wip/garnet:
Design vedic_mult8_reg, start of the top module:
module vedic_mult8_reg (
  input  wire        clk,
  input  wire [7:0]  a,
  input  wire [7:0]  b,
  output reg  [15:0] p
);
For scale: about 32 flip-flops, ~33 I/O pins, roughly 3400 um^2 of cells after synthesis.
clock: 3.42 ns
lec_check: 0
abc_area: 1
cap_margin: 35
core_margin: 7
core_utilization: 53
cts_cluster_diameter: 331
cts_cluster_size: 100
gpl_routability_driven: 1
gpl_timing_driven: 0
slew_margin: 20
tns_end_percent: 35
run.sh (not shown) runs the stock make flow with config.mk's settings and CLKGATE_MAP_FILE=.
wip/garnet: all stages done; final checks FAILED (negative setup slack).
The following lists how wip/yarrow was set up differently from wip/garnet:
Settings: CORE_UTILIZATION changed from 53 to 30; GPL_TIMING_DRIVEN changed from 0 to 1; CTS_CLUSTER_DIAMETER changed from 331 to 278.
Notes after the runs:
- The lower worst relative slew slack of wip/garnet and wip/yarrow is in wip/garnet.
- Taking wip/yarrow over wip/garnet, the power of the clock network ratio works out to 1.2.
- The flow completed for wip/yarrow, but it is not clean: the layout still shows negative setup slack.
- Cmp wip/yarrow vs wip/garnet: share of the clock period used by the worst path lower in wip/yarrow
- wip/yarrow vs wip/garnet — fraction of area in non-clock buffers rose 3.4 points.
## Diff of input files: wip/amber against wip/yarrow
Settings: a deleted TNS_END_PERCENT that had been 35; a deleted ABC_AREA that had been 1; a change of CORE_UTILIZATION from 30 to 68; a change of CTS_CLUSTER_DIAMETER from 278 to 85; a deleted CTS_CLUSTER_SIZE that had been 100; an added SETUP_SLACK_MARGIN of -0.09; an added HOLD_SLACK_MARGIN of -0.06; a change of CORE_MARGIN from 7 to 2; a change of the clock period (ns, I/O delays scaled along) from 3.42 to 4.68.
--- outcome ---
The flow for wip/amber finished, though final verification flagged negative setup slack.
Looking at total detailed-routing wirelength across wip/amber and wip/yarrow, the one that comes out higher is wip/amber.
The non-clock buffer total of the final layout in wip/amber was lower than what wip/yarrow gave.
On initial DRC count: wip/amber sits above wip/yarrow.
When wip/amber is set beside wip/yarrow, its critical path depth turns out to be about 11% smaller.
[wip/amber] insertion delay at the late pin of the worst-skew pair rose 0.02 ns relative to wip/yarrow
On number of standard cells in the final layout excluding fillers: between wip/amber and wip/yarrow, it ends up lower for wip/amber.
wip/amber vs. wip/yarrow: period utilization went down by 24 points.
Total cells reported by yosys after synthesis is lower on wip/amber

========
vedic_mult8_reg again, from the RTL that the note above started with.
clock: 1.97 ns
lec_check: 0
cap_margin: 35
core_margin: 2
core_utilization: 72
cts_cluster_diameter: 217
cts_cluster_size: 40
gpl_routability_driven: 1
gpl_timing_driven: 1
hold_slack_margin: 0.04
setup_slack_margin: -0.09
slew_margin: 20
The baseline did not get past 3_5_place_dp with DPL-0033.
Next try:
--- a/flow/config.mk
+++ b/flow/config.mk
@@ -10,3 +10,2 @@
-export CORE_UTILIZATION = 72
-export CTS_CLUSTER_DIAMETER = 217
-export CTS_CLUSTER_SIZE = 40
+export CORE_UTILIZATION = 17
+export CTS_CLUSTER_DIAMETER = 278
@@ -14 +13 @@
-export GPL_TIMING_DRIVEN = 1
+export GPL_TIMING_DRIVEN = 0
@@ -16 +15 @@
-export SETUP_SLACK_MARGIN = -0.09
+export SETUP_SLACK_MARGIN = -0.11
==> flow/constraint.sdc (replaced) <==
create_clock -name core_clock -period 3.42 [get_ports {clk}]
set_input_delay 0.6840 -clock core_clock [delete_from_list [all_inputs] [get_ports {clk}]]
set_output_delay 0.6840 -clock core_clock [all_outputs]
set_load 0.01 [all_outputs]
After rerunning:
- This time the run reached the layout checks and failed them: setup timing
- synthesized area is unchanged
- die size grows to 4.0 times its value
- synthesized cell count does not change
Next try:
--- a/flow/config.mk
+++ b/flow/config.mk
@@ -8,4 +8,6 @@
-export CAP_MARGIN = 35
-export CORE_MARGIN = 2
-export CORE_UTILIZATION = 17
-export CTS_CLUSTER_DIAMETER = 278
+export ABC_AREA = 1
+export CAP_MARGIN = 0
+export CORE_MARGIN = 7
+export CORE_UTILIZATION = 53
+export CTS_CLUSTER_DIAMETER = 331
+export CTS_CLUSTER_SIZE = 100
@@ -14,2 +16 @@
-export HOLD_SLACK_MARGIN = 0.04
-export SETUP_SLACK_MARGIN = -0.11
+export SETUP_SLACK_MARGIN = -0.34
@@ -16,0 +18 @@
+export TNS_END_PERCENT = 35
After rerunning:
- The new run completed, yet does not pass: setup timing
- sequential cell count stays the same
- clock power drops by 35%
- synthesized area is higher by 5.9%
- via count rises by 19%
- fmax rises by 3.7%
- global-route usage rose by 10 points
- core utilization rises by 45 points
- synthesized cell count came out higher by 31%
- cell count came out lower by 8.7%
- non-clock buffer count increases by 8
Next try:
--- a/flow/config.mk
+++ b/flow/config.mk
@@ -16 +15,0 @@
-export SETUP_SLACK_MARGIN = -0.34
The changed run completed and failed the layout checks on setup timing.
Hold slack is better by 0.010 ns.
Die area stays the same.
Wire length rose by 1.4%.
Via count rose by 0.43%.
Power is about the same.
Area after synthesis does not change.
Global-route usage rose by 0.22 points.

========
Starting RTL as in the previous note.
Settings: LEC_CHECK=0, ABC_AREA=1, CAP_MARGIN=40, CORE_ASPECT_RATIO=0.5, CORE_MARGIN=2, CORE_UTILIZATION=72, CTS_CLUSTER_DIAMETER=374, CTS_CLUSTER_SIZE=99, HOLD_SLACK_MARGIN=-0.08, PLACE_DENSITY=0.38, SETUP_SLACK_MARGIN=0.23, SLEW_MARGIN=35, TNS_END_PERCENT=15; clock period 2.9 ns.
The first run stopped in clock tree synthesis (4_1_cts), error DPL-0038.
Change:
Settings changed: ABC_AREA 1 to not set, CAP_MARGIN 40 to 20, CORE_ASPECT_RATIO 0.5 to not set, CORE_UTILIZATION 72 to 40, CTS_CLUSTER_DIAMETER 374 to not set, CTS_CLUSTER_SIZE 99 to not set, HOLD_SLACK_MARGIN -0.08 to not set, PLACE_DENSITY 0.38 to not set, SETUP_SLACK_MARGIN 0.23 to not set, SLEW_MARGIN 35 to 20, TNS_END_PERCENT 15 to not set.
Clock period 2.9 ns to 5.1 ns, I/O delays scaled along.
Outcome:
- Now the flow ran to the end with no violations
- die size is higher by 65%
- synthesized area is lower by 5.5%
- synthesized cell count is lower by 24%
Power and IR drop assume default switching activity.
